[flow/design.v]
`default_nettype none
module toHex(
    input wire clk,
    input wire rst,
    input wire [3:0] value,
    output reg [7:0] hexChar
);
    always @(posedge clk) begin
        if (rst)
            hexChar <= "0";
        else
            hexChar <= (value <= 4'd9) ? 8'd48 + value : 8'd55 + value;
    end
endmodule
module flashNavigator
#(
  parameter STARTUP_WAIT = 32'd1000
)
(
    input wire clk,
    input wire rst,
    output reg flashClk,
    input wire flashMiso,
    output reg flashMosi,
    output reg flashCs,
    input wire [5:0] charAddress,
    output reg [7:0] charOutput,
    input wire btn1,
    input wire btn2
);
reg [23:0] readAddress;
localparam [7:0] command = 8'h03;
reg [7:0] currentByteOut;
reg [7:0] currentByteNum;
reg [255:0] dataIn;
reg [255:0] dataInBuffer;
localparam STATE_INIT_POWER = 8'd0;
localparam STATE_LOAD_CMD_TO_SEND = 8'd1;
localparam STATE_SEND = 8'd2;
localparam STATE_LOAD_ADDRESS_TO_SEND = 8'd3;
localparam STATE_READ_DATA = 8'd4;
localparam STATE_DONE = 8'd5;
reg [23:0] dataToSend;
reg [8:0] bitsToSend;
reg [32:0] counter;
reg [2:0] state;
reg [2:0] returnState;
reg dataReady;
always @(posedge clk) begin
if (rst) begin
  flashClk <= 0;
  flashMosi <= 0;
  flashCs <= 1;
  readAddress <= 0;
  currentByteOut <= 0;
  currentByteNum <= 0;
  dataIn <= 0;
  dataInBuffer <= 0;
  dataToSend <= 0;
  bitsToSend <= 0;
  counter <= 0;
  state <= 0;
  returnState <= 0;
  dataReady <= 0;
end
else
case (state)
  STATE_INIT_POWER: begin
    if (counter > STARTUP_WAIT && btn1 == 1 && btn2 == 1) begin
      state <= STATE_LOAD_CMD_TO_SEND;
      counter <= 32'b0;
      dataReady <= 0;
      currentByteNum <= 0;
      currentByteOut <= 0;
    end
    else
      counter <= counter + 1;
  end
  STATE_LOAD_CMD_TO_SEND: begin
      flashCs <= 0;
      dataToSend[23-:8] <= command;
      bitsToSend <= 8;
      state <= STATE_SEND;
      returnState <= STATE_LOAD_ADDRESS_TO_SEND;
  end
  STATE_SEND: begin
    if (counter == 32'd0) begin
      flashClk <= 0;
      flashMosi <= dataToSend[23];
      dataToSend <= {dataToSend[22:0],1'b0};
      bitsToSend <= bitsToSend - 1;
      counter <= 1;
    end
    else begin
      counter <= 32'd0;
      flashClk <= 1;
      if (bitsToSend == 0)
        state <= returnState;
    end
  end
  STATE_LOAD_ADDRESS_TO_SEND: begin
    dataToSend <= readAddress;
    bitsToSend <= 24;
    state <= STATE_SEND;
    returnState <= STATE_READ_DATA;
    currentByteNum <= 0;
  end
  STATE_READ_DATA: begin
    if (counter[0] == 1'd0) begin
      flashClk <= 0;
      counter <= counter + 1;
      if (counter[3:0] == 0 && counter > 0) begin
        dataIn[(currentByteNum << 3)+:8] <= currentByteOut;
        currentByteNum <= currentByteNum + 1;
        if (currentByteNum == 31)
          state <= STATE_DONE;
      end
    end
    else begin
      flashClk <= 1;
      currentByteOut <= {currentByteOut[6:0], flashMiso};
      counter <= counter + 1;
    end
  end
  STATE_DONE: begin
    dataReady <= 1;
    flashCs <= 1;
    dataInBuffer <= dataIn;
    counter <= STARTUP_WAIT;
    if (btn1 == 0) begin 
      readAddress <= readAddress + 24;
      state <= STATE_INIT_POWER;
    end
    else if (btn2 == 0) begin 
      readAddress <= readAddress - 24;
      state <= STATE_INIT_POWER;
    end
  end
  default: ;
endcase
end
wire [7:0] byteDisplayNumber;
wire lowerBit;
wire [7:0] hexCharOutput;
wire [3:0] currentHexVal;
reg [7:0] chosenByte;
wire [7:0] hexChar;
reg [3:0] addrNibble;
always @(*) begin
  case (4'd13 - charAddress[3:0])
    4'd0: addrNibble = readAddress[3:0];
    4'd1: addrNibble = readAddress[7:4];
    4'd2: addrNibble = readAddress[11:8];
    4'd3: addrNibble = readAddress[15:12];
    4'd4: addrNibble = readAddress[19:16];
    4'd5: addrNibble = readAddress[23:20];
    default: addrNibble = 4'd0;
  endcase
end
toHex hexConv(
clk,
rst,
addrNibble,
hexChar
);
always @(posedge clk) begin
if (rst) begin
  chosenByte <= 0;
  charOutput <= 0;
end
else begin
chosenByte <= dataInBuffer[(byteDisplayNumber << 3)+:8];
if (charAddress[5:4] == 2'b11) begin
  case (charAddress[3:0])
    0: charOutput <= "A";
    1: charOutput <= "d";
    2: charOutput <= "d";
    3: charOutput <= "r";
    4: charOutput <= ":";
    6: charOutput <= "0";
    7: charOutput <= "x";
    8,9,10,11,12,13: charOutput <= hexChar;
    15: charOutput <= dataReady ? " " : "L";
    default: charOutput <= " ";
  endcase
end
else
  charOutput <= hexCharOutput;
end
end
assign byteDisplayNumber = {3'b000, charAddress[5:1]};
assign lowerBit = charAddress[0];
assign currentHexVal = lowerBit ? chosenByte[3:0] : chosenByte[7:4];
toHex hexConvert(
clk,
rst,
currentHexVal,
hexCharOutput
);
endmodule
[flow/constraint.sdc]
create_clock -name core_clock -period 3.27 [get_ports {clk}]
set_input_delay 0.6540 -clock core_clock [delete_from_list [all_inputs] [get_ports {clk}]]
set_output_delay 0.6540 -clock core_clock [all_outputs]
set_load 0.01 [all_outputs]
[flow/run.sh]
#!/bin/bash
# the make line also repeats each setting of config.mk as NAME=value (left out here)
make -C /OpenROAD-flow-scripts/flow DESIGN_CONFIG=/design/flow/config.mk WORK_HOME=/design/flow/orfs CLKGATE_MAP_FILE= finish
[flow/config.mk]
export PLATFORM = sky130hd
export DESIGN_NAME = flashNavigator
export DESIGN_NICKNAME = flashNavigator
export VERILOG_FILES = /design/flow/design.v
export SDC_FILE = /design/flow/constraint.sdc
export NUM_CORES = 4
export LEC_CHECK = 0
export CAP_MARGIN = 20
export CORE_MARGIN = 2
export CORE_UTILIZATION = 40
export CTS_CLUSTER_DIAMETER = 230
export MIN_ROUTING_LAYER = met2
export PLACE_DENSITY = 0.6
export SLEW_MARGIN = 20
==> impl_metrics.yaml, run 1 <==
# physical design summary
clocking:
  cts_root_buf: "clkbuf_16"
  clock_path_buffers: 3
  cts_tree: "done"
  clock_latency_ps: 640
  cts.sinks: 650
  numCtsBuffers: 70
  cts_max_level: 3
  clk_pin_slew_ps: 70
power_and_ir_drop:
  seq_power_share_pct: 48.0
  maxPowerGroup: "the clock network"
  intPower_mw: 12.75
  p_switching_mw: 3.783
  p_leak_nw: 11.10
  combPwrFrac_pct: 2.9
  pg_seq_mw: 7.93
  pg_clk_mw: 8.13
  clockPowerShare_pct: 49.1
  p_sw_share_pct: 22.88
  pg_comb_mw: 0.479
  ir_drop_mv: 0.3398
  cellPowerDensity_nw_per_um2: 531.0
floorplan:
  die_area_sq_um: 69720
  num_io_pins: 22
  fp_util_pct: 40.35
  fp.dieW_microns: 264.0
  num_rows: 95
  design.core.area_sq_um: 67040
  die_y_microns: 264.0
detailed_routing:
  drt-total-wl_microns: 74030
  ant_nets: 0
  first_pass_iters: 20
  num_vias: 30450
  drc: 0
  drtIter0Drc: 5229
  wl_per_cell_microns: 18.10
  vias_per_cell: 7.447
placement:
  dpl_worst_slack_ps: -325.6
  io_buffers: 20
  post_dp_cell_area_sq_um: 28800
  routabilityCongestion: 0.8620
  hpwl_microns: 42750
worst_setup_path:
  cpPeakStageDelay_ps: 940
  end_kind: "flip-flop"
  path_class: "reg -> reg"
  critPathLaunchType: "flip-flop"
  cpLargestDelayFamily: "simple AND/OR/NAND/NOR gates"
  cp_cell_sequence: "nor4_1 -> nand2_1 -> o311ai_1 -> nor2_1 -> nand2_2 -> nor2_1 -> nand2_1 -> a21oi_1"
  arrival_ps: 3670
  ff2ff_setup_slack_ps: 100
  cp_max_fo: 17
  path_depth: 8
  critical_path.endpoint: "dataIn[248]"
  startpoint: "counter[12]"
  cpMaxStageDelayCell: "o311ai_1"
  r2r-start: "counter[12]"
  reg2reg_depth: 8
  rr_endpoint: "dataIn[248]"
  crit_required_ps: 3780
  critical_path_buf_inv_count: 0
synth:
  mux_area_share_pct: 12.40
  topCellsByArea: "dfxtp_1 (48%), nand2_1 (10%), a21oi_1 (8.4%)"
  syn_area_sq_um: 27050
  aoi_share_pct: 14.09
  synthDistinctLibCells: 64
  edf_count: 0
  fp_nets: 3211
  post-synth-top-count-cell: "nand2_1"
  synthSimpleGateAreaFrac_pct: 18.56
  ys_sh_xor_pct: 1.619
  yosys_warnings: 2
  ff_type: "dfxtp_1"
  syn_area_per_cell_sq_um: 8.538
  adder_share_pct: 1.508
  top_area_cell: "dfxtp_1"
  synth-seq-cells: 650
  async_reset_ff_share_pct: 0
  common_cells: "nand2_1 (754), dfxtp_1 (650), a21oi_1 (453)"
  logic_family: "simple AND/OR/NAND/NOR gates"
  ys_cells: 3168
  top_cell_area_share_pct: 48.11
  yosys_area_sq_um: 27050
  synthCells: 3168
  postSynthSeqShare_pct: 48.11
status:
  status: "finished clean"
timing:
  finalCriticalPeriod_ps: 3167
  fmax_mhz: 315.8
  final_critical_path_setup_slack_ps: 103.3
  post-route-period-util_pct: 96.84
  max-slew-margin-rel_pct: 18.97
  fin_skew_ps: 42.83
  tightest_slew_ps: 1216
  report.final.slew_viol_count: 0
  final.setup.tns_ps: 0
  setup_violations: 0
  hold_violations: 0
  hold_slack_ps: 439.9
  rsz0062_at_grt: "yes"
job:
  maxCapViolCount: 0
  log.warning_count: 41
finish:
  comb_area_sq_um: 13110
  postLayoutCellArea_sq_um: 31140
  fill_cells: 6569
  utilization_pct: 46.46
  seq_area_sq_um: 13020
  nets: 3201
  syn_to_final_growth_pct: 15.14
worst_hold_path:
  min_to: "dataInBuffer[127]"
  holdCritStartpoint: "dataIn[127]"
  hold_path_class: "reg -> reg"
  hold-path-cell-count: 2
global_routing:
  antenna_found_initial: 1
  grtUsageTotal_pct: 30.90
  grt_start_max_net_pins: 186
  overflow: 0
  grt_pass1_vias: 31070
  grt_pass1_wl_microns: 115400
==> cell type report <==
cell class / count / share of cell area, %
Antenna cell: 11 / 0.08838
Clock buffer: 100 / 6.532
Clock inverter: 19 / 0.8517
Inverter: 27 / 0.3254
Multi-Input combinational cell: 2253 / 42.09
Sequential cell: 650 / 41.80
Tap cell: 873 / 3.507
Timing Repair Buffer: 156 / 4.797
==> per-layer routing <==
| layer | wire, microns | track usage (%) |
|---|---|---|
| met1 | 0 | - |
| met2 | 36700 | 36.26 |
| met3 | 31070 | 42.44 |
| met4 | 5860 | 5.835 |
| met5 | 404 | 6.098 |
==> through the flow <==
step / total power [mW] / cells
finish: 16.54 / 4089
global route: 16.95 / 4088
CTS: 16.51 / 4078
detailed placement: 8.571 / 3959
global placement: 8.572 / 3959
floorplan: 8.406 / 3168
==> what timing repair did <==
item | in CTS | in global routing
buffers inserted | 0 | 0
setup endpoints to repair | 0 | 29
hold buffers | 0 | 0
resized | 0 | 7
==> run 2, diff against run 1 <==
Settings changed: CAP_MARGIN 20 to 25, CORE_ASPECT_RATIO from default to 0.58, CORE_MARGIN 2 to 5, CTS_CLUSTER_DIAMETER 230 to 298, GPL_ROUTABILITY_DRIVEN from default to 0, GPL_TIMING_DRIVEN from default to 0, HOLD_SLACK_MARGIN from default to 0.09, MAX_ROUTING_LAYER from default to met5, SLEW_MARGIN 20 to 35, TNS_END_PERCENT from default to 75.
Clock period 3.27 ns to 8.43 ns, I/O delays scaled along.
==> impl_metrics.yaml, run 2 <==
# physical design summary
finish:
  syn_to_final_growth_pct: 12.51
  fill_cells: 6609
  final_cells: 4200
  nets: 3286
  utilization_pct: 45.53
power_and_ir_drop:
  pg_seq_mw: 3.07
  seq_power_share_pct: 49.6
  p_switching_mw: 1.496
  clockPowerShare_pct: 47.2
  pg_clk_mw: 2.92
  pg_comb_mw: 0.205
  combPwrFrac_pct: 3.3
  p_leak_nw: 10.53
  p_sw_share_pct: 24.13
  intPower_mw: 4.704
  ir_drop_mv: 0.1797
  maxPowerGroup: "registers"
  cellPowerDensity_nw_per_um2: 203.7
detailed_routing:
  first_pass_iters: 48
  wl_per_cell_microns: 25.13
  vias_per_cell: 7.745
  drtIter0Drc: 6755
  num_vias: 32530
  drc: 0
  ant_nets: 0
  drt-total-wl_microns: 105600
synth:
  synthDistinctLibCells: 64
  ys_cells: 3168
  edf_count: 0
  topCellsByArea: "dfxtp_1 (48%), nand2_1 (10%), a21oi_1 (8.4%)"
  ff_type: "dfxtp_1"
  async_reset_ff_share_pct: 0
  yosys_area_sq_um: 27050
  adder_share_pct: 1.508
  mux_area_share_pct: 12.40
  post-synth-top-count-cell: "nand2_1"
  top_area_cell: "dfxtp_1"
  logic_family: "simple AND/OR/NAND/NOR gates"
  top_cell_area_share_pct: 48.11
  synth-seq-cells: 650
  yosys_warnings: 2
  syn_area_sq_um: 27050
  ys_sh_xor_pct: 1.619
  fp_nets: 3211
  aoi_share_pct: 14.09
  syn_area_per_cell_sq_um: 8.538
  synthSimpleGateAreaFrac_pct: 18.56
  synthCells: 3168
  common_cells: "nand2_1 (754), dfxtp_1 (650), a21oi_1 (453)"
  postSynthSeqShare_pct: 48.11
floorplan:
  num_rows: 72
  die_area_sq_um: 73120
  fp.dieW_microns: 351.5
  fp_util_pct: 40.46
  die_y_microns: 208.0
  design.core.area_sq_um: 66840
  num_io_pins: 22
job:
  maxCapViolCount: 0
  log.warning_count: 33
worst_setup_path:
  cpLargestDelayFamily: "buffers and inverters"
  rr_endpoint: "dataIn[150]"
  cp_cell_sequence: "clkdlybuf4s50_1 -> buf_2 -> clkbuf_2 -> buf_1 -> inv_1 -> ha_1 -> nor4_1 -> a221oi_1 -> ha_1 -> or2_2 -> a21oi_1 -> nand2b_1 -> nand2b_1"
  end_kind: "flip-flop"
  cpMaxStageDelayCell: "clkbuf_2"
  cp_max_fo: 11
  path_class: "in -> reg"
  cpPeakStageDelay_ps: 680
  startpoint: "charAddress[1]"
  critical_path.endpoint: "hexConv.hexChar[5]"
  arrival_ps: 6830
  path_depth: 13
  reg2reg_depth: 11
  crit_required_ps: 8980
  critical_path_buf_inv_count: 5
  critPathLaunchType: "input port"
  ff2ff_setup_slack_ps: 4250
  r2r-start: "currentByteNum[0]"
placement:
  post-place-cells: 4072
  io_buffers: 16
  hpwl_microns: 67860
worst_hold_path:
  hold-path-cell-count: 2
  hold_path_class: "reg -> reg"
  holdCritStartpoint: "dataIn[240]"
  min_to: "dataInBuffer[240]"
clocking:
  clock_path_buffers: 3
  cts_tree: "done"
  cts_root_buf: "clkbuf_16"
  ctsHoldBuffers: 0
  cts.sinks: 650
  clk_pin_slew_ps: 70
  numCtsBuffers: 57
  cts_max_level: 2
  clock_latency_ps: 680
  ctsResizeCount: 0
  post_cts_buffers: 0
timing:
  hold_violations: 0
  fmax_mhz: 159.3
  setup_violations: 0
  max-slew-margin-rel_pct: 27.00
  report.final.slew_viol_count: 0
  fin_skew_ps: 35.59
  tightest_slew_ps: 1095
  rsz0062_at_grt: "no"
  finalCriticalPeriod_ps: 6278
  post-route-period-util_pct: 74.47
  final.setup.tns_ps: 0
global_routing:
  antenna_found_initial: 0
  grt_start_max_net_pins: 25
  overflow: 0
  grt_pass1_wl_microns: 153600
  grtUsageTotal_pct: 42.77
  grt_pass1_vias: 34380
status:
  status: "finished clean"
==> run 2: metal layers <==
metal  routed length, microns  vias to the layer above  track usage, %
met3                    50560                     1256           64.99
li1                         -                    10890               -
met4                    12300                      102           14.88
met5                     2439                        -           38.25
met2                    40260                     9259           39.94
met1                        0                    11020               -
==> run 2: area by class of cell <==
cell class	count	area [sq um]	area share, %
flip-flops and latches	650	13010	42.76
inverters	27	101.3	0.3330
diodes	23	57.56	0.1891
clock buffers	88	1755	5.768
multi-input cells	2253	13080	42.97
well taps	888	1111	3.651
plain buffers	238	945.9	3.108
clock inverters	17	217.7	0.7154
repair buffers	16	155.1	0.5098
==> run 2: per-stage QoR <==
stage | hold WS, ps | setup WS (ps) | instance area [sq um] | total power [mW]
2_1_floorplan | 428.4 | 2939 | 27050 | 3.258
3_3_place_gp | 438.4 | 956.2 | 28320 | 3.324
3_5_place_dp | 442.0 | 1817 | 28350 | 3.324
4_1_cts | 449.9 | 2450 | 30320 | 6.083
5_1_grt | 465.7 | 1927 | 30370 | 6.276
6_report | 449.0 | 2152 | 30430 | 6.199
==> run 3, diff against run 2 <==
Settings changed: CAP_MARGIN 25 to 20, CORE_ASPECT_RATIO 0.58 to default, CORE_MARGIN 5 to 2, CORE_UTILIZATION 40 to 70, CTS_CLUSTER_DIAMETER 298 to default, CTS_CLUSTER_SIZE from default to 56, GPL_ROUTABILITY_DRIVEN 0 to default, GPL_TIMING_DRIVEN 0 to 1, HOLD_SLACK_MARGIN 0.09 to default, MIN_ROUTING_LAYER met2 to default, PLACE_DENSITY 0.6 to default, PLACE_DENSITY_LB_ADDON from default to 0.13, SETUP_SLACK_MARGIN from default to 0.9, SLEW_MARGIN 35 to 0, TNS_END_PERCENT 75 to 100.
Clock period 8.43 ns to 3.55 ns, I/O delays scaled along.
==> impl_metrics.yaml, run 3 <==
# physical design summary
worst_setup_path:
  cp_cell_sequence: "inv_1 -> ha_2 -> nor2b_4 -> nor2b_4 -> ha_4 -> nor4_4 -> buf_4 -> nand2_4 -> buf_12 -> nor2_4 -> buf_12 -> mux2i_2 -> nor2_1"
  cpLargestDelayFamily: "simple AND/OR/NAND/NOR gates"
  path_depth: 13
  cp_max_fo: 8
  cpPeakStageDelay_ps: 340
  arrival_ps: 3130
  ff2ff_setup_slack_ps: 870
  rr_endpoint: "dataIn[161]"
  crit_required_ps: 4000
  critical_path_buf_inv_count: 4
  r2r-start: "currentByteNum[0]"
  startpoint: "currentByteNum[0]"
  critical_path.endpoint: "dataIn[161]"
  reg2reg_depth: 13
  critPathLaunchType: "flip-flop"
  path_class: "reg -> reg"
  cpMaxStageDelayCell: "dfxtp_1"
  end_kind: "flip-flop"
timing:
  hold_violations: 0
  finalCriticalPeriod_ps: 2681
  setup_violations: 0
  rsz0062_at_grt: "yes"
  tightest_slew_ps: 972.5
  max-slew-margin-rel_pct: 35.17
  fin_skew_ps: 24.36
  fmax_mhz: 372.9
  report.final.slew_viol_count: 0
  post-route-period-util_pct: 75.53
clocking:
  cts_max_level: 3
  cts_tree: "done"
  clock_latency_ps: 600
  cts.sinks: 650
  clock_path_buffers: 3
  ctsHoldBuffers: 0
  numCtsBuffers: 67
  clk_pin_slew_ps: 60
  cts_root_buf: "clkbuf_16"
floorplan:
  die_y_microns: 200.6
  fp_util_pct: 70.48
  num_io_pins: 22
  fp.dieW_microns: 200.6
  design.core.area_sq_um: 38380
  num_rows: 72
  die_area_sq_um: 40230
detailed_routing:
  drt-total-wl_microns: 76860
  vias_per_cell: 6.314
  ant_nets: 0
  wl_per_cell_microns: 20.65
  diodes: 0
  drtIter0Drc: 2425
  num_vias: 23500
  first_pass_iters: 6
  drc: 0
synth:
  async_reset_ff_share_pct: 0
  syn_area_per_cell_sq_um: 8.538
  fp_nets: 3211
  top_cell_area_share_pct: 48.11
  synthCells: 3168
  mux_area_share_pct: 12.40
  edf_count: 0
  ys_sh_xor_pct: 1.619
  synth-seq-cells: 650
  aoi_share_pct: 14.09
  common_cells: "nand2_1 (754), dfxtp_1 (650), a21oi_1 (453)"
  yosys_warnings: 2
  synthDistinctLibCells: 64
  synthSimpleGateAreaFrac_pct: 18.56
  ff_type: "dfxtp_1"
  post-synth-top-count-cell: "nand2_1"
  top_area_cell: "dfxtp_1"
  syn_area_sq_um: 27050
  ys_cells: 3168
  postSynthSeqShare_pct: 48.11
  logic_family: "simple AND/OR/NAND/NOR gates"
  adder_share_pct: 1.508
  yosys_area_sq_um: 27050
  topCellsByArea: "dfxtp_1 (48%), nand2_1 (10%), a21oi_1 (8.4%)"
power_and_ir_drop:
  p_sw_share_pct: 22.01
  maxPowerGroup: "registers"
  clockPowerShare_pct: 47.4
  pg_seq_mw: 7.30
  combPwrFrac_pct: 3.1
  intPower_mw: 11.50
  p_leak_nw: 11.20
  pg_comb_mw: 0.453
  pg_clk_mw: 6.99
  seq_power_share_pct: 49.5
  p_switching_mw: 3.246
  ir_drop_mv: 0.3860
  cellPowerDensity_nw_per_um2: 468.2
status:
  status: "finished clean"
finish:
  utilization_pct: 82.08
  nets: 3198
  final_cells: 3722
  postLayoutCellArea_sq_um: 31500
  syn_to_final_growth_pct: 16.45
global_routing:
  overflow: 0
  grt_pass1_wl_microns: 117200
  grtUsageTotal_pct: 36.00
  grt_start_max_net_pins: 181
  grt_pass1_vias: 22430
  antenna_found_initial: 0
job:
  log.warning_count: 44
  maxCapViolCount: 0
worst_hold_path:
  hold_path_class: "reg -> reg"
  holdCritStartpoint: "dataIn[202]"
  hold-path-cell-count: 2
  min_to: "dataInBuffer[202]"
placement:
  io_buffers: 20
  routabilityCongestion: 0.9031
  post-place-cells: 3551
  post_dp_cell_area_sq_um: 28060
  hpwl_microns: 43090
==> run 3: metal layers <==
| metal | vias up | GRT usage, % | routed length [microns] |
|---|---|---|---|
| li1 | 10790 | - | - |
| met1 | 11180 | 44.62 | 28910 |
| met2 | 1233 | 60.70 | 36850 |
| met3 | 305 | 6.039 | 6834 |
| met4 | 0 | 18.89 | 4274 |
| met5 | - | 0 | 0 |
==> run 3: final cells by class <==
class | instances | area (sq um)
clock buffer | 93 | 1936
inverter | 27 | 113.9
timing repair buffer | 156 | 1647
tap | 518 | 648.1
multi-input combinational | 2253 | 13890
clock inverter | 25 | 236.5
sequential | 650 | 13030
fill | 2352 | 6878
==> run 3: per-stage QoR <==
| stage | total power [mW] | hold slack [ps] | worst slack (ps) | TNS, ps |
|---|---|---|---|---|
| detailed placement | 7.878 | 438.4 | -36.56 | -36.56 |
| global placement | 7.872 | 431.0 | 23.65 | 0 |
| global route | 15.09 | 457.1 | 790.9 | 0 |
| finish | 14.75 | 437.5 | 868.5 | 0 |
| floorplan | 7.758 | 428.4 | 540.1 | 0 |
| CTS | 14.74 | 440.7 | 703.1 | 0 |
==> run 3: repair_timing <==
item                                    in CTS  in global routing
endpoints found under the setup margin     279                290
buffers inserted                            28                 20
resized                                     75                 96
pin swaps                                   24                 24
cloned                                       0                  5
==> run 4, diff against run 3 <==
Settings changed: CORE_UTILIZATION 70 to 71, CTS_CLUSTER_SIZE 56 to default, GPL_TIMING_DRIVEN 1 to default, MAX_ROUTING_LAYER met5 to default, PLACE_DENSITY_LB_ADDON 0.13 to default, SETUP_SLACK_MARGIN 0.9 to default, SLEW_MARGIN 0 to 20, TNS_END_PERCENT 100 to default.
Clock period 3.55 ns to 3.02 ns, I/O delays scaled along.
==> impl_metrics.yaml, run 4 <==
# physical design summary
status:
  status: "finished clean"
synth:
  synthDistinctLibCells: 64
  yosys_warnings: 2
  common_cells: "nand2_1 (754), dfxtp_1 (650), a21oi_1 (453)"
  post-synth-top-count-cell: "nand2_1"
  syn_area_sq_um: 27050
  postSynthSeqShare_pct: 48.11
  ff_type: "dfxtp_1"
  ys_cells: 3168
  adder_share_pct: 1.508
  topCellsByArea: "dfxtp_1 (48%), nand2_1 (10%), a21oi_1 (8.4%)"
  mux_area_share_pct: 12.40
  aoi_share_pct: 14.09
  logic_family: "simple AND/OR/NAND/NOR gates"
  ys_sh_xor_pct: 1.619
  synthCells: 3168
  top_cell_area_share_pct: 48.11
  yosys_area_sq_um: 27050
  async_reset_ff_share_pct: 0
  synthSimpleGateAreaFrac_pct: 18.56
  synth-seq-cells: 650
  edf_count: 0
  top_area_cell: "dfxtp_1"
  syn_area_per_cell_sq_um: 8.538
  fp_nets: 3211
timing:
  tightest_slew_ps: 1149
  max-slew-margin-rel_pct: 22.96
  rsz0062_at_grt: "yes"
  hold_violations: 0
  fin_skew_ps: 14.50
  report.final.slew_viol_count: 0
  setup_violations: 0
  post-route-period-util_pct: 97.59
  finalCriticalPeriod_ps: 2947
  fmax_mhz: 339.3
detailed_routing:
  num_vias: 23150
  wl_per_cell_microns: 19.56
  drtIter0Drc: 2034
  drt-total-wl_microns: 73290
  diodes: 0
  drc: 0
  ant_nets: 0
  vias_per_cell: 6.181
  first_pass_iters: 6
clocking:
  cts.sinks: 650
  cts_max_level: 3
  numCtsBuffers: 66
  clock_latency_ps: 600
  ctsHoldBuffers: 0
  cts_root_buf: "clkbuf_16"
  clock_path_buffers: 3
  clk_pin_slew_ps: 60
  cts_tree: "done"
worst_setup_path:
  cpPeakStageDelay_ps: 530
  arrival_ps: 3470
  cp_common_cell: "or4_1"
  crit_required_ps: 3540
  critPathLaunchType: "flip-flop"
  cpLargestDelayFamily: "simple AND/OR/NAND/NOR gates"
  critical_path.endpoint: "bitsToSend[7]"
  cpMaxStageDelayCell: "or4_1"
  path_class: "reg -> reg"
  critical_path_buf_inv_count: 1
  path_depth: 9
  end_kind: "flip-flop"
  r2r-start: "counter[24]"
  reg2reg_depth: 9
  startpoint: "counter[24]"
  cp_cell_sequence: "nor4_2 -> nand4_1 -> buf_4 -> nor4_4 -> nand2_1 -> a21o_1 -> or4_1 -> or4_1 -> a21oi_2"
  cp_max_fo: 6
  ff2ff_setup_slack_ps: 70
  rr_endpoint: "bitsToSend[7]"
finish:
  postLayoutCellArea_sq_um: 31050
  final_cells: 3746
  seq_area_sq_um: 13010
  syn_to_final_growth_pct: 14.78
  comb_area_sq_um: 13220
  fill_cells: 2350
  nets: 3229
floorplan:
  num_rows: 71
  die_y_microns: 199.2
  fp.dieW_microns: 199.2
  num_io_pins: 22
  die_area_sq_um: 39670
  design.core.area_sq_um: 37580
  fp_util_pct: 71.98
placement:
  io_buffers: 20
  hpwl_microns: 44500
  post-place-cells: 3626
  post_dp_cell_area_sq_um: 28680
  routabilityCongestion: 0.8883
power_and_ir_drop:
  pg_seq_mw: 8.58
  pg_clk_mw: 8.29
  p_leak_nw: 11.27
  ir_drop_mv: 0.5538
  cellPowerDensity_nw_per_um2: 560.5
  combPwrFrac_pct: 3.1
  seq_power_share_pct: 49.3
  intPower_mw: 13.67
  maxPowerGroup: "registers"
  p_sw_share_pct: 21.46
  p_switching_mw: 3.734
  power.total_mw: 17.40
  pg_comb_mw: 0.532
  clockPowerShare_pct: 47.6
global_routing:
  grt_pass1_vias: 22610
  grt_pass1_wl_microns: 116300
  grtUsageTotal_pct: 37.04
  grt_start_max_net_pins: 155
  antenna_found_initial: 1
  overflow: 0
worst_hold_path:
  hold-path-cell-count: 2
  hold_path_class: "in -> reg"
  min_to: "flashMosi"
  holdCritStartpoint: "rst"
job:
  log.warning_count: 45
  maxCapViolCount: 0
## run 4: cell type report
class	count	area share (%)
inverter	27	0.3264
clock inverter	19	0.7899
timing repair buffer	188	5.981
multi-input combinational	2253	42.57
sequential	650	41.91
clock buffer	98	6.360
tap	511	2.059
## run 4: metal layers
layer	GRT usage [%]	wire length, microns
met5	0	13
met4	17.22	2885
met3	5.958	5917
met2	62.01	35340
met1	47.18	29130
## run 4: timing repair
item,CTS,global route
resized,3,31
buffers inserted,1,2
pin swaps,2,5
setup endpoints to repair,6,87
## run 4: per-stage QoR
step	utilization [%]	worst slack, ps	setup TNS, ps	hold WS (ps)
after floorplan	-	-65.76	-1069	428.4
after global placement	76.27	-642.5	-3698	431.2
after detailed placement	76.31	-645.5	-3814	439.9
after CTS	82.28	0.9253	0	403.2
after global routing	82.62	-62.82	-213.0	437.4
final	82.62	72.79	0	423.0
==> run 5, diff against run 4 <==
Settings changed: CORE_UTILIZATION 71 to 72, CTS_CLUSTER_SIZE from default to 14, PLACE_DENSITY_LB_ADDON from default to 0.29, SETUP_SLACK_MARGIN from default to 0.38.
Clock period 3.02 ns to 2.7 ns, I/O delays scaled along.
==> impl_metrics.yaml, run 5 <==
# yosys + openroad results
synth:
  yosys_area_sq_um: 27050
  logic_family: "simple AND/OR/NAND/NOR gates"
  edf_count: 0
  ff_type: "dfxtp_1"
  aoi_share_pct: 14.09
  yosys_warnings: 2
  common_cells: "nand2_1 (754), dfxtp_1 (650), a21oi_1 (453)"
  synthSimpleGateAreaFrac_pct: 18.56
  adder_share_pct: 1.508
  ys_cells: 3168
  async_reset_ff_share_pct: 0
  synthCells: 3168
  ys_sh_xor_pct: 1.619
  post-synth-top-count-cell: "nand2_1"
  syn_area_sq_um: 27050
  top_cell_area_share_pct: 48.11
  topCellsByArea: "dfxtp_1 (48%), nand2_1 (10%), a21oi_1 (8.4%)"
  top_area_cell: "dfxtp_1"
  fp_nets: 3211
  synthDistinctLibCells: 64
  postSynthSeqShare_pct: 48.11
  synth-seq-cells: 650
  syn_area_per_cell_sq_um: 8.538
  mux_area_share_pct: 12.40
floorplan:
  die_y_microns: 197.8
  num_io_pins: 22
  fp_util_pct: 73.53
  design.core.area_sq_um: 36790
  fp.dieW_microns: 197.8
  num_rows: 70
  die_area_sq_um: 39130
clocking:
  cts_max_level: 2
  cts.sinks: 650
  cts_root_buf: "clkbuf_16"
  numCtsBuffers: 60
  clock_path_buffers: 3
  ctsHoldBuffers: 0
global_routing:
  overflow: 55
  grtUsageTotal_pct: 74.90
status:
  status: "stopped before the end"
  lastStage: "global routing"
  stop_error: "[ERROR GRT-0232] Routing congestion too high. Check the congestion heatmap in the GUI."
placement:
  io_buffers: 20
  routabilityCongestion: 0.9242
  hpwl_microns: 45370
==> run 5: per-stage QoR <==
step | worst slack [ps] | hold slack [ps] | instances | instance area, sq um | total power, mW
after detailed placement | -792.0 | 438.4 | 3597 | 29190 | 10.43
after global placement | -719.6 | 432.5 | 3597 | 29190 | 10.42
after floorplan | -134.9 | 428.4 | 3168 | 27790 | 10.21
after CTS | 270.6 | 306.4 | 3773 | 32520 | 19.43
==> run 5: what timing repair did <==
action	in CTS
gates cloned	5
pin swaps	53
endpoints found under the setup margin	346
buffers inserted	61
gates resized	100
==> run 5: per-layer routing <==
| metal | overflow | track usage [%] |
|---|---|---|
| met1 | 0 | 76.57 |
| met2 | 31 | 92.10 |
| met3 | 0 | 56.40 |
| met4 | 24 | 75.63 |
| met5 | 0 | 22.86 |
==> run 6, diff against run 5 <==
Settings changed: CORE_UTILIZATION 72 to 51, CTS_CLUSTER_SIZE 14 to 56, GPL_TIMING_DRIVEN from default to 1, MAX_ROUTING_LAYER from default to met5, PLACE_DENSITY from default to 0.45, PLACE_DENSITY_LB_ADDON 0.29 to default, SETUP_SLACK_MARGIN 0.38 to 0.5, SLEW_MARGIN 20 to 0, TNS_END_PERCENT from default to 100.
Clock period 2.7 ns to 4.39 ns, I/O delays scaled along.
==> impl_metrics.yaml, run 6 <==
# physical design summary
status:
  status: "finished clean"
power_and_ir_drop:
  ir_drop_mv: 0.2990
  combPwrFrac_pct: 2.6
  intPower_mw: 9.440
  cellPowerDensity_nw_per_um2: 403.6
  maxPowerGroup: "registers"
  pg_comb_mw: 0.318
  p_sw_share_pct: 21.98
  power.total_mw: 12.10
  p_leak_nw: 10.58
  clockPowerShare_pct: 48.6
  pg_clk_mw: 5.87
  pg_seq_mw: 5.91
  seq_power_share_pct: 48.8
  p_switching_mw: 2.659
detailed_routing:
  ant_nets: 0
  vias_per_cell: 5.724
  first_pass_iters: 5
  drt-total-wl_microns: 73780
  wl_per_cell_microns: 19.37
  diodes: 0
  drc: 0
  num_vias: 21800
  drtIter0Drc: 1773
placement:
  routabilityCongestion: 0.8413
  io_buffers: 20
  post_dp_cell_area_sq_um: 27700
  hpwl_microns: 43760
synth:
  fp_nets: 3211
  topCellsByArea: "dfxtp_1 (48%), nand2_1 (10%), a21oi_1 (8.4%)"
  top_area_cell: "dfxtp_1"
  yosys_warnings: 2
  mux_area_share_pct: 12.40
  adder_share_pct: 1.508
  postSynthSeqShare_pct: 48.11
  async_reset_ff_share_pct: 0
  syn_area_per_cell_sq_um: 8.538
  ff_type: "dfxtp_1"
  logic_family: "simple AND/OR/NAND/NOR gates"
  synthSimpleGateAreaFrac_pct: 18.56
  synthCells: 3168
  common_cells: "nand2_1 (754), dfxtp_1 (650), a21oi_1 (453)"
  syn_area_sq_um: 27050
  yosys_area_sq_um: 27050
  synth-seq-cells: 650
  post-synth-top-count-cell: "nand2_1"
  edf_count: 0
  top_cell_area_share_pct: 48.11
  ys_cells: 3168
  aoi_share_pct: 14.09
  ys_sh_xor_pct: 1.619
  synthDistinctLibCells: 64
floorplan:
  num_rows: 84
  die_area_sq_um: 54890
  fp_util_pct: 51.57
  die_y_microns: 234.3
  design.core.area_sq_um: 52450
  num_io_pins: 22
  fp.dieW_microns: 234.3
clocking:
  cts_root_buf: "clkbuf_16"
  numCtsBuffers: 69
  ctsHoldBuffers: 0
  ctsResizeCount: 0
  clock_latency_ps: 620
  cts_tree: "done"
  clock_path_buffers: 3
  clk_pin_slew_ps: 60
  cts.sinks: 650
  cts_max_level: 3
finish:
  nets: 3112
  syn_to_final_growth_pct: 10.84
  utilization_pct: 57.17
  postLayoutCellArea_sq_um: 29980
worst_setup_path:
  path_class: "reg -> reg"
  path_depth: 10
  cp_max_fo: 10
  critical_path_buf_inv_count: 1
  cpLargestDelayFamily: "simple AND/OR/NAND/NOR gates"
  cpMaxStageDelayCell: "nor2_1"
  rr_endpoint: "dataIn[166]"
  arrival_ps: 4140
  cp_cell_sequence: "inv_1 -> ha_1 -> nor2b_1 -> nor2b_1 -> ha_1 -> nor4_2 -> nand2_1 -> nor2_1 -> mux2i_1 -> nor2_1"
  startpoint: "currentByteNum[0]"
  reg2reg_depth: 10
  r2r-start: "currentByteNum[0]"
  critical_path.endpoint: "dataIn[166]"
  end_kind: "flip-flop"
  ff2ff_setup_slack_ps: 700
  critPathLaunchType: "flip-flop"
  cpPeakStageDelay_ps: 930
  crit_required_ps: 4840
timing:
  fmax_mhz: 270.8
  final.setup.tns_ps: 0
  tightest_slew_ps: 1156
  max-slew-margin-rel_pct: 22.68
  hold_violations: 0
  post-route-period-util_pct: 84.11
  hold_slack_ps: 444.1
  rsz0062_at_grt: "yes"
  setup_violations: 0
  finalCriticalPeriod_ps: 3692
  fin_skew_ps: 26.50
  report.final.slew_viol_count: 0
global_routing:
  antenna_found_initial: 0
  grt_pass1_wl_microns: 114800
  grt_pass1_vias: 20340
  grt_start_max_net_pins: 197
  overflow: 0
  grtUsageTotal_pct: 26.70
worst_hold_path:
  holdCritStartpoint: "dataIn[107]"
  min_to: "dataInBuffer[107]"
  hold_path_class: "reg -> reg"
  hold-path-cell-count: 2
job:
  log.warning_count: 46
  maxCapViolCount: 0
==> run 6: area by class of cell <==
class | instances | area, sq um
Clock buffer | 101 | 2059
Inverter | 27 | 101.3
Multi-Input combinational cell | 2253 | 13060
Tap cell | 688 | 860.8
Sequential cell | 650 | 13020
Timing Repair Buffer | 68 | 661.9
Clock inverter | 22 | 220.2
Fill cell | 4742 | 22460
==> run 6: repair_timing <==
action / CTS / global route
endpoints found under the hold margin: 0 / 0
setup endpoints to repair: 0 / 2
setup buffers: 0 / 0
==> run 6: metrics by stage <==
stage	setup WS, ps	cells
6_report	697.7	3809
5_1_grt	491.4	3809
4_1_cts	746.7	3809
3_5_place_dp	339.2	3686
3_3_place_gp	268.6	3685
2_1_floorplan	513.9	3168
==> run 6: routing by layer <==
layer | vias up | share of wire, % | global-route usage [%]
met5 | - | 0 | 0
met4 | 0 | 2.4 | 7.586
met3 | 110 | 4.6 | 3.599
met2 | 502 | 47 | 44.27
met1 | 10570 | 46 | 36.52
li1 | 10620 | - | -
==> run 7, diff against run 6 <==
Settings changed: CORE_UTILIZATION 51 to 72, PLACE_DENSITY 0.45 to default, PLACE_DENSITY_LB_ADDON from default to 0.01, SETUP_SLACK_MARGIN 0.5 to -0.28.
Clock period 4.39 ns to 3.95 ns, I/O delays scaled along.
==> impl_metrics.yaml, run 7 <==
# physical design summary
status:
  status: "finished clean"
synth:
  ff_type: "dfxtp_1"
  synthSimpleGateAreaFrac_pct: 18.56
  syn_area_per_cell_sq_um: 8.538
  top_area_cell: "dfxtp_1"
  async_reset_ff_share_pct: 0
  synthDistinctLibCells: 64
  common_cells: "nand2_1 (754), dfxtp_1 (650), a21oi_1 (453)"
  mux_area_share_pct: 12.40
  ys_sh_xor_pct: 1.619
  edf_count: 0
  yosys_warnings: 2
  yosys_area_sq_um: 27050
  syn_area_sq_um: 27050
  synth-seq-cells: 650
  logic_family: "simple AND/OR/NAND/NOR gates"
  ys_cells: 3168
  topCellsByArea: "dfxtp_1 (48%), nand2_1 (10%), a21oi_1 (8.4%)"
  post-synth-top-count-cell: "nand2_1"
  aoi_share_pct: 14.09
  fp_nets: 3211
  postSynthSeqShare_pct: 48.11
  adder_share_pct: 1.508
  top_cell_area_share_pct: 48.11
  synthCells: 3168
timing:
  fin_skew_ps: 20.56
  post-route-period-util_pct: 89.88
  fmax_mhz: 281.7
  hold_violations: 0
  report.final.slew_viol_count: 0
  max-slew-margin-rel_pct: 32.38
  final.setup.tns_ps: 0
  rsz0062_at_grt: "no"
  tightest_slew_ps: 1013
  setup_violations: 0
  finalCriticalPeriod_ps: 3550
job:
  maxCapViolCount: 0
  log.warning_count: 39
power_and_ir_drop:
  combPwrFrac_pct: 2.7
  ir_drop_mv: 0.3869
  pg_clk_mw: 5.96
  maxPowerGroup: "registers"
  power.total_mw: 12.87
  pg_comb_mw: 0.349
  p_sw_share_pct: 21.76
  p_switching_mw: 2.802
  clockPowerShare_pct: 46.3
  intPower_mw: 10.07
  seq_power_share_pct: 51.0
  cellPowerDensity_nw_per_um2: 433.9
  p_leak_nw: 10.60
  pg_seq_mw: 6.56
global_routing:
  grt_pass1_wl_microns: 113500
  overflow: 0
  grtUsageTotal_pct: 36.29
  grt_pass1_vias: 22030
  grt_start_max_net_pins: 179
  antenna_found_initial: 0
worst_setup_path:
  cpMaxStageDelayCell: "o311ai_1"
  path_depth: 8
  cpPeakStageDelay_ps: 930
  arrival_ps: 4100
  cp_cell_sequence: "nor4_1 -> nand4_1 -> o311ai_1 -> nor2_1 -> nand2_2 -> buf_4 -> o21ai_0 -> a21oi_1"
  r2r-start: "counter[30]"
  startpoint: "counter[30]"
  reg2reg_depth: 8
  ff2ff_setup_slack_ps: 400
  path_class: "reg -> reg"
  rr_endpoint: "dataIn[228]"
  end_kind: "flip-flop"
  critPathLaunchType: "flip-flop"
  cp_max_fo: 32
  crit_required_ps: 4500
  critical_path_buf_inv_count: 1
  critical_path.endpoint: "dataIn[228]"
  cpLargestDelayFamily: "simple AND/OR/NAND/NOR gates"
placement:
  post-place-cells: 3494
  routabilityCongestion: 0.8732
  post_dp_cell_area_sq_um: 27630
  hpwl_microns: 42630
  io_buffers: 20
clocking:
  cts_tree: "done"
  post_cts_buffers: 0
  clock_path_buffers: 3
  cts_max_level: 2
  ctsResizeCount: 0
  numCtsBuffers: 61
  cts_root_buf: "clkbuf_16"
  clock_latency_ps: 630
  clk_pin_slew_ps: 60
  ctsHoldBuffers: 0
  cts.sinks: 650
detailed_routing:
  first_pass_iters: 7
  diodes: 0
  vias_per_cell: 6.280
  wl_per_cell_microns: 19.65
  drt-total-wl_microns: 70790
  drc: 0
  ant_nets: 0
  drtIter0Drc: 2438
  num_vias: 22630
floorplan:
  num_rows: 70
  fp.dieW_microns: 197.8
  die_area_sq_um: 39130
  design.core.area_sq_um: 36790
  num_io_pins: 22
  die_y_microns: 197.8
  fp_util_pct: 73.53
finish:
  utilization_pct: 80.65
  syn_to_final_growth_pct: 9.677
  postLayoutCellArea_sq_um: 29670
  final_cells: 3603
  nets: 3132
  fill_cells: 2402
worst_hold_path:
  hold_path_class: "reg -> reg"
  hold-path-cell-count: 2
  min_to: "dataInBuffer[124]"
  holdCritStartpoint: "dataIn[124]"
[run 7: area by class of cell]
class | count | area (sq um) | share of cell area (%)
repair buffers | 96 | 868.3 | 2.927
flip-flops and latches | 650 | 13010 | 43.86
multi-input cells | 2253 | 13060 | 44.02
well taps | 468 | 585.6 | 1.974
clock buffers | 85 | 1777 | 5.989
clock inverters | 24 | 264.0 | 0.8899
inverters | 27 | 101.3 | 0.3416
[run 7: routing by layer]
metal / share of wire (%) / routed length (microns) / up-vias / track usage [%]
met3: 8.1 / 5739 / 181 / 5.382
li1: - / - / 10660 / -
met4: 3.8 / 2720 / 0 / 16.43
met5: 0 / 0 / - / 0
met2: 47 / 33490 / 1001 / 59.72
met1: 41 / 28850 / 10790 / 47.67
[run 7: per-stage QoR]
stage                     setup slack, ps  hold WS (ps)
after global placement             -2.050         431.6
after CTS                           509.2         446.5
after global routing                223.1         456.2
final                               399.9         443.9
after floorplan                    -261.0         428.4
after detailed placement            5.708         439.5
==> run 8, diff against run 7 <==
Settings changed: CTS_CLUSTER_DIAMETER from default to 105, CTS_CLUSTER_SIZE 56 to default, GPL_TIMING_DRIVEN 1 to default, MAX_ROUTING_LAYER met5 to default, PLACE_DENSITY_LB_ADDON 0.01 to default, SETUP_SLACK_MARGIN -0.28 to default, SLEW_MARGIN 0 to 20, TNS_END_PERCENT 100 to default.
Clock period 3.95 ns to 2.7 ns, I/O delays scaled along.
==> impl_metrics.yaml, run 8 <==
# physical design summary
status:
  status: "complete, but fails checks"
  failed_checks: "negative setup slack"
global_routing:
  antenna_found_initial: 4
  overflow: 0
  grtUsageTotal_pct: 39.01
  grt_pass1_vias: 23280
  grtUsageMet1_pct: 48.13
  grt_pass1_wl_microns: 121100
  grtUsageMet2_pct: 64.98
  busiest_layer: "met2"
  grt_start_max_net_pins: 137
  use_met3_pct: 6.575
floorplan:
  die_y_microns: 197.8
  num_rows: 70
  fp.dieW_microns: 197.8
  num_io_pins: 22
  fp_util_pct: 73.53
  design.core.area_sq_um: 36790
  die_area_sq_um: 39130
synth:
  ys_cells: 3168
  ff_type: "dfxtp_1"
  synth-seq-cells: 650
  edf_count: 0
  yosys_warnings: 2
  syn_area_sq_um: 27050
  logic_family: "simple AND/OR/NAND/NOR gates"
  mux_area_share_pct: 12.40
  async_reset_ff_share_pct: 0
  post-synth-top-count-cell: "nand2_1"
  adder_share_pct: 1.508
  top_cell_area_share_pct: 48.11
  yosys_area_sq_um: 27050
  syn_area_per_cell_sq_um: 8.538
  synthSimpleGateAreaFrac_pct: 18.56
  topCellsByArea: "dfxtp_1 (48%), nand2_1 (10%), a21oi_1 (8.4%)"
  ys_sh_xor_pct: 1.619
  fp_nets: 3211
  synthDistinctLibCells: 64
  common_cells: "nand2_1 (754), dfxtp_1 (650), a21oi_1 (453)"
  postSynthSeqShare_pct: 48.11
  aoi_share_pct: 14.09
  top_area_cell: "dfxtp_1"
  synthCells: 3168
worst_hold_path:
  hold_path_class: "in -> reg"
  hold-path-cell-count: 2
  holdCritStartpoint: "rst"
  min_to: "returnState[2]"
placement:
  io_buffers: 20
  dpl_worst_slack_ps: -893.3
  post_dp_cell_area_sq_um: 29000
  hpwl_microns: 44850
  routabilityCongestion: 0.8731
power_and_ir_drop:
  p_sw_share_pct: 21.77
  power.total_mw: 19.18
  pg_seq_mw: 9.60
  ir_drop_mv: 0.8231
  p_switching_mw: 4.177
  p_leak_nw: 11.57
  intPower_mw: 15.01
  maxPowerGroup: "registers"
  seq_power_share_pct: 50.0
  combPwrFrac_pct: 3.3
  pg_clk_mw: 8.96
  cellPowerDensity_nw_per_um2: 606.4
  clockPowerShare_pct: 46.7
  pg_comb_mw: 0.625
timing:
  hold_violations: 0
  final_critical_path_setup_slack_ps: -4.024
  post-route-period-util_pct: 100.1
  setup_violations: 3
  tightest_slew_ps: 785.8
  max-slew-margin-rel_pct: 47.42
  report.final.slew_viol_count: 0
  fmax_mhz: 369.8
  fin_skew_ps: 28.64
  finalCriticalPeriod_ps: 2704
  rsz0062_at_grt: "yes"
worst_setup_path:
  cpPeakStageDelay_ps: 380
  critical_path.endpoint: "dataIn[128]"
  path_depth: 13
  arrival_ps: 3190
  cp_max_fo: 13
  critPathLaunchType: "flip-flop"
  r2r-start: "currentByteNum[0]"
  startpoint: "currentByteNum[0]"
  critical_path_buf_inv_count: 5
  crit_required_ps: 3190
  cpMaxStageDelayCell: "ha_2"
  end_kind: "flip-flop"
  path_class: "reg -> reg"
  ff2ff_setup_slack_ps: -4
  cpLargestDelayFamily: "buffers and inverters"
  rr_endpoint: "dataIn[128]"
  reg2reg_depth: 13
  cp_cell_sequence: "inv_1 -> ha_2 -> nor2b_2 -> nor2b_1 -> ha_2 -> inv_1 -> nor2_1 -> buf_4 -> nand2_2 -> buf_12 -> buf_4 -> o21ai_0 -> a21oi_1"
finish:
  postLayoutCellArea_sq_um: 31640
  seq_area_sq_um: 13020
  comb_area_sq_um: 13450
  nets: 3275
  syn_to_final_growth_pct: 16.96
  fill_cells: 1944
clocking:
  clock_latency_ps: 640
  cts_root_buf: "clkbuf_16"
  cts_tree: "done"
  cts.sinks: 650
  clock_path_buffers: 3
  cts_max_level: 2
  numCtsBuffers: 61
  clk_pin_slew_ps: 70
  ctsHoldBuffers: 0
detailed_routing:
  ant_nets: 0
  vias_per_cell: 6.343
  num_vias: 23800
  drt-total-wl_microns: 77340
  wl_per_cell_microns: 20.61
  first_pass_iters: 7
  drc: 0
  drtIter0Drc: 2576
job:
  maxCapViolCount: 0
  log.warning_count: 51
==> run 8: cell type report <==
class                      instances  share of cell area [%]
clock inverter                    27                   1.032
inverter                          27                  0.3401
tap                              468                   1.851
clock buffer                      87                   5.640
sequential                       650                   41.15
antenna                            1                0.007910
multi-input combinational       2253                   42.51
timing repair buffer             239                   7.471
==> run 8: stage by stage <==
step	setup TNS (ps)	util [%]	hold WS, ps	cells
after floorplan	-369.8	-	428.4	3168
after global placement	-9055	78.83	431.9	3614
after detailed placement	-17480	78.83	438.1	3614
after CTS	-415.5	84.88	334.2	3733
after global routing	-1482	86.00	363.2	3751
final	-5.873	86.00	351.1	3752
==> run 8: layer usage <==
metal	up-vias	routed length [microns]
met5	-	16
met4	2	4530
met1	11300	28650
li1	10950	-
met2	1238	36970
met3	306	7180
==> run 8: timing repair <==
action / CTS / global route
resized: 18 / 68
endpoints found under the setup margin: 158 / 191
endpoints found under the hold margin: 0 / 0
gates cloned: 0 / 2
buffers inserted: 5 / 16
pin swaps: 4 / 14
==> run 9, diff against run 8 <==
Settings changed: CAP_MARGIN 20 to 35, CORE_ASPECT_RATIO from default to 1.49, CORE_UTILIZATION 72 to 53, CTS_CLUSTER_DIAMETER 105 to default, CTS_CLUSTER_SIZE from default to 56, GPL_TIMING_DRIVEN from default to 1, HOLD_SLACK_MARGIN from default to -0.02, MAX_ROUTING_LAYER from default to met5, PLACE_DENSITY_LB_ADDON from default to 0.12, SETUP_SLACK_MARGIN from default to 0.5, SLEW_MARGIN 20 to 30, TNS_END_PERCENT from default to 100.
Clock period 2.7 ns to 8.65 ns, I/O delays scaled along.
==> impl_metrics.yaml, run 9 <==
# physical design summary
synth:
  adder_share_pct: 1.508
  synth-seq-cells: 650
  ys_cells: 3168
  synthCells: 3168
  common_cells: "nand2_1 (754), dfxtp_1 (650), a21oi_1 (453)"
  async_reset_ff_share_pct: 0
  top_cell_area_share_pct: 48.11
  synthSimpleGateAreaFrac_pct: 18.56
  mux_area_share_pct: 12.40
  top_area_cell: "dfxtp_1"
  yosys_area_sq_um: 27050
  syn_area_per_cell_sq_um: 8.538
  logic_family: "simple AND/OR/NAND/NOR gates"
  syn_area_sq_um: 27050
  aoi_share_pct: 14.09
  fp_nets: 3211
  topCellsByArea: "dfxtp_1 (48%), nand2_1 (10%), a21oi_1 (8.4%)"
  postSynthSeqShare_pct: 48.11
  ff_type: "dfxtp_1"
  ys_sh_xor_pct: 1.619
  edf_count: 0
  synthDistinctLibCells: 64
  yosys_warnings: 2
  post-synth-top-count-cell: "nand2_1"
placement:
  hpwl_microns: 43840
  routabilityCongestion: 0.8612
  dpl_worst_slack_ps: 3477
  io_buffers: 20
timing:
  report.final.slew_viol_count: 0
  final.setup.tns_ps: 0
  rsz0062_at_grt: "no"
  max-slew-margin-rel_pct: 37.62
  hold_violations: 0
  final_critical_path_setup_slack_ps: 4097
  hold_slack_ps: 441.1
  setup_violations: 0
  post-route-period-util_pct: 52.64
  finalCriticalPeriod_ps: 4553
  fmax_mhz: 219.6
  fin_skew_ps: 27.67
  tightest_slew_ps: 935.7
job:
  log.warning_count: 40
  maxCapViolCount: 0
global_routing:
  grtUsageTotal_pct: 26.52
  antenna_found_initial: 0
  grt_pass1_wl_microns: 112900
  grt_start_max_net_pins: 253
  grt_pass1_vias: 20940
  overflow: 0
power_and_ir_drop:
  maxPowerGroup: "registers"
  intPower_mw: 4.600
  combPwrFrac_pct: 2.6
  power.total_mw: 5.870
  p_leak_nw: 10.41
  p_sw_share_pct: 21.64
  pg_seq_mw: 3.00
  clockPowerShare_pct: 46.3
  pg_clk_mw: 2.72
  pg_comb_mw: 0.156
  cellPowerDensity_nw_per_um2: 198.1
  p_switching_mw: 1.270
  ir_drop_mv: 0.1686
  seq_power_share_pct: 51.1
worst_hold_path:
  min_to: "dataInBuffer[77]"
  hold-path-cell-count: 2
  holdCritStartpoint: "dataIn[77]"
  hold_path_class: "reg -> reg"
worst_setup_path:
  cpMaxStageDelayCell: "fa_1"
  rr_endpoint: "counter[18]"
  r2r-start: "state[0]"
  reg2reg_depth: 7
  cp_cell_sequence: "clkdlybuf4s50_1 -> buf_4 -> inv_1 -> fa_1 -> a211oi_1 -> o21bai_1 -> o211ai_1 -> a311oi_1 -> a41oi_1 -> mux2i_1 -> a21oi_1 -> mux2_2"
  startpoint: "btn1"
  end_kind: "flip-flop"
  cp_max_fo: 24
  cpLargestDelayFamily: "AND-OR/OR-AND gates"
  critPathLaunchType: "input port"
  critical_path_buf_inv_count: 3
  path_depth: 12
  ff2ff_setup_slack_ps: 5030
  crit_required_ps: 9150
  arrival_ps: 5050
  path_class: "in -> reg"
  cpPeakStageDelay_ps: 510
  critical_path.endpoint: "readAddress[23]"
floorplan:
  num_io_pins: 22
  die_y_microns: 279.8
  num_rows: 101
  design.core.area_sq_um: 50670
  fp_util_pct: 53.38
  die_area_sq_um: 52890
  fp.dieW_microns: 189.1
finish:
  comb_area_sq_um: 13080
  seq_area_sq_um: 13010
  utilization_pct: 58.49
  syn_to_final_growth_pct: 9.571
  fill_cells: 4557
  nets: 3096
detailed_routing:
  diodes: 0
  wl_per_cell_microns: 18.76
  first_pass_iters: 5
  num_vias: 21640
  ant_nets: 0
  drc: 0
  vias_per_cell: 5.748
  drt-total-wl_microns: 70650
  drtIter0Drc: 1644
clocking:
  cts_root_buf: "clkbuf_16"
  clk_pin_slew_ps: 70
  clock_latency_ps: 630
  post_cts_buffers: 0
  cts_max_level: 2
  numCtsBuffers: 60
  ctsHoldBuffers: 0
  cts_tree: "done"
  cts.sinks: 650
  clock_path_buffers: 3
  ctsResizeCount: 0
status:
  status: "finished clean"
run 9: layout make-up:
class	instances	share of cell area [%]
flip-flops and latches	650	43.91
well taps	669	2.824
repair buffers	61	2.005
clock inverters	17	0.8232
multi-input cells	2253	44.14
clock buffers	88	5.961
inverters	27	0.3420
run 9: layer usage:
layer  GRT usage (%)  routed length, microns
met1           31.41                   28490
met2           48.48                   36360
met3           2.806                    2973
met4           11.14                    2815
met5               0                       0
run 9: through the flow:
stage | instances | area [sq um]
floorplan | 3168 | 27050
global placement | 3653 | 27490
detailed placement | 3656 | 27550
CTS | 3761 | 29560
global route | 3765 | 29640
finish | 3765 | 29640
==> run 10, diff against run 9 <==
Settings changed: CAP_MARGIN 35 to 20, CORE_ASPECT_RATIO 1.49 to default, CORE_UTILIZATION 53 to 71, HOLD_SLACK_MARGIN -0.02 to default, PLACE_DENSITY_LB_ADDON 0.12 to 0.01, SETUP_SLACK_MARGIN 0.5 to 0.85, SLEW_MARGIN 30 to 0.
Clock period 8.65 ns to 2.95 ns, I/O delays scaled along.
==> impl_metrics.yaml, run 10 <==
# yosys + openroad results
clocking:
  clock_path_buffers: 3
  numCtsBuffers: 61
  cts_max_level: 2
  cts.sinks: 650
  cts_root_buf: "clkbuf_16"
  ctsHoldBuffers: 0
floorplan:
  design.core.area_sq_um: 37580
  fp_util_pct: 71.98
  num_io_pins: 22
  die_area_sq_um: 39670
  num_rows: 71
  fp.dieW_microns: 199.2
  die_y_microns: 199.2
status:
  status: "stopped before the end"
  lastStage: "global routing"
synth:
  ff_type: "dfxtp_1"
  common_cells: "nand2_1 (754), dfxtp_1 (650), a21oi_1 (453)"
  logic_family: "simple AND/OR/NAND/NOR gates"
  adder_share_pct: 1.508
  yosys_warnings: 2
  top_cell_area_share_pct: 48.11
  post-synth-top-count-cell: "nand2_1"
  topCellsByArea: "dfxtp_1 (48%), nand2_1 (10%), a21oi_1 (8.4%)"
  synthDistinctLibCells: 64
  syn_area_per_cell_sq_um: 8.538
  synth-seq-cells: 650
  mux_area_share_pct: 12.40
  edf_count: 0
  async_reset_ff_share_pct: 0
  synthSimpleGateAreaFrac_pct: 18.56
  aoi_share_pct: 14.09
  ys_cells: 3168
  syn_area_sq_um: 27050
  ys_sh_xor_pct: 1.619
  synthCells: 3168
  yosys_area_sq_um: 27050
  fp_nets: 3211
  top_area_cell: "dfxtp_1"
  postSynthSeqShare_pct: 48.11
placement:
  io_buffers: 20
  hpwl_microns: 44450
  post-place-cells: 3567
  routabilityCongestion: 0.9288
-- run 10: timing repair --
item / 4_1_cts
setup endpoints to repair: 583
pin swaps: 155
setup buffers: 107
gates resized: 250
gates cloned: 16
-- run 10: through the flow --
step           setup slack (ps)  TNS (ps)  util (%)  area (sq um)
2_1_floorplan             65.13         0         -         28210
3_3_place_gp             -190.8    -190.8     76.61         28790
3_5_place_dp             -188.8    -307.9     76.61         28790
4_1_cts                   443.4         0     88.32         33190
==> run 11, diff against run 10 <==
Settings changed: CORE_UTILIZATION 71 to 72, CTS_CLUSTER_DIAMETER from default to 204, CTS_CLUSTER_SIZE 56 to default, GPL_ROUTABILITY_DRIVEN from default to 0, GPL_TIMING_DRIVEN 1 to default, MAX_ROUTING_LAYER met5 to default, PLACE_DENSITY_LB_ADDON 0.01 to 0.02, SETUP_SLACK_MARGIN 0.85 to default, SLEW_MARGIN 0 to 20, TNS_END_PERCENT 100 to default.
Clock period 2.95 ns to 7.65 ns, I/O delays scaled along.
==> impl_metrics.yaml, run 11 <==
# physical design summary
status:
  status: "finished clean"
synth:
  synthDistinctLibCells: 64
  syn_area_per_cell_sq_um: 8.538
  async_reset_ff_share_pct: 0
  syn_area_sq_um: 27050
  ys_cells: 3168
  synthSimpleGateAreaFrac_pct: 18.56
  yosys_warnings: 2
  ff_type: "dfxtp_1"
  yosys_area_sq_um: 27050
  aoi_share_pct: 14.09
  top_cell_area_share_pct: 48.11
  fp_nets: 3211
  topCellsByArea: "dfxtp_1 (48%), nand2_1 (10%), a21oi_1 (8.4%)"
  adder_share_pct: 1.508
  ys_sh_xor_pct: 1.619
  post-synth-top-count-cell: "nand2_1"
  mux_area_share_pct: 12.40
  synthCells: 3168
  synth-seq-cells: 650
  postSynthSeqShare_pct: 48.11
  common_cells: "nand2_1 (754), dfxtp_1 (650), a21oi_1 (453)"
  logic_family: "simple AND/OR/NAND/NOR gates"
  top_area_cell: "dfxtp_1"
  edf_count: 0
power_and_ir_drop:
  combPwrFrac_pct: 2.5
  clockPowerShare_pct: 46.9
  seq_power_share_pct: 50.6
  intPower_mw: 5.272
  maxPowerGroup: "registers"
  pg_clk_mw: 3.14
  p_switching_mw: 1.421
  pg_seq_mw: 3.39
  p_leak_nw: 10.38
  cellPowerDensity_nw_per_um2: 227.9
  ir_drop_mv: 0.2074
  p_sw_share_pct: 21.23
  pg_comb_mw: 0.166
global_routing:
  grtUsageTotal_pct: 34.92
  grt_pass1_vias: 21190
  grt_pass1_wl_microns: 109600
  overflow: 0
  antenna_found_initial: 3
  grt_start_max_net_pins: 249
worst_setup_path:
  reg2reg_depth: 10
  rr_endpoint: "dataIn[89]"
  cpPeakStageDelay_ps: 500
  path_depth: 12
  cpLargestDelayFamily: "AND-OR/OR-AND gates"
  path_class: "in -> reg"
  r2r-start: "currentByteNum[0]"
  end_kind: "flip-flop"
  crit_required_ps: 8170
  arrival_ps: 4860
  cp_cell_sequence: "clkdlybuf4s50_1 -> buf_4 -> inv_1 -> fa_1 -> a211oi_1 -> o21bai_1 -> o211ai_1 -> a311oi_1 -> a41oi_1 -> mux2i_1 -> a21oi_1 -> mux2_2"
  critical_path_buf_inv_count: 3
  critPathLaunchType: "input port"
  cpMaxStageDelayCell: "fa_1"
  startpoint: "btn1"
  cp_max_fo: 24
  ff2ff_setup_slack_ps: 3880
  critical_path.endpoint: "readAddress[23]"
clocking:
  clk_pin_slew_ps: 60
  post_cts_buffers: 0
  cts_max_level: 2
  clock_path_buffers: 3
  cts_root_buf: "clkbuf_16"
  ctsHoldBuffers: 0
  cts.sinks: 650
  ctsResizeCount: 0
  numCtsBuffers: 60
  cts_tree: "done"
  clock_latency_ps: 640
finish:
  postLayoutCellArea_sq_um: 29360
  fill_cells: 2480
  syn_to_final_growth_pct: 8.562
  nets: 3093
floorplan:
  fp.dieW_microns: 197.8
  die_area_sq_um: 39130
  fp_util_pct: 73.53
  die_y_microns: 197.8
  design.core.area_sq_um: 36790
  num_io_pins: 22
  num_rows: 70
detailed_routing:
  drtIter0Drc: 2141
  drc: 0
  vias_per_cell: 6.282
  ant_nets: 0
  num_vias: 22410
  wl_per_cell_microns: 19.10
  drt-total-wl_microns: 68140
  first_pass_iters: 6
timing:
  finalCriticalPeriod_ps: 4335
  report.final.slew_viol_count: 0
  fmax_mhz: 230.7
  post-route-period-util_pct: 56.67
  final.setup.tns_ps: 0
  hold_violations: 0
  max-slew-margin-rel_pct: 23.77
  tightest_slew_ps: 1143
  rsz0062_at_grt: "no"
  fin_skew_ps: 11.61
  setup_violations: 0
worst_hold_path:
  hold-path-cell-count: 2
  holdCritStartpoint: "dataIn[91]"
  min_to: "dataInBuffer[91]"
  hold_path_class: "reg -> reg"
placement:
  post_dp_cell_area_sq_um: 27240
  hpwl_microns: 40470
  io_buffers: 20
job:
  maxCapViolCount: 0
  log.warning_count: 40
run 11: layout make-up:
type,count,area (sq um),share of cell area [%]
clock inverter,19,332.8,1.133
tap,468,585.6,1.994
antenna,1,2.502,0.008522
sequential,650,13010,44.31
clock buffer,92,1742,5.931
multi-input combinational,2253,13070,44.51
inverter,27,101.3,0.3451
timing repair buffer,58,519.2,1.768
run 11: routing by layer:
metal | GRT usage (%) | vias to the layer above | share of wire (%)
met5 | 0 | - | 0.019
met4 | 15.04 | 2 | 4.3
met3 | 6.183 | 214 | 8.3
met2 | 56.64 | 885 | 47
met1 | 46.23 | 10750 | 41
li1 | - | 10570 | -
run 11: through the flow:
stage	util, %	cells	worst slack [ps]	power [mW]	hold WS (ps)
final	79.83	3568	3315	6.692	447.4
after global routing	79.83	3568	3134	6.865	462.3
after CTS	79.69	3565	3337	6.712	446.2
after detailed placement	74.05	3454	2691	3.629	439.7
after global placement	74.04	3454	2754	3.626	432.1
after floorplan	-	3168	2315	3.590	428.4
Power is estimated from default activity; no workload was simulated.
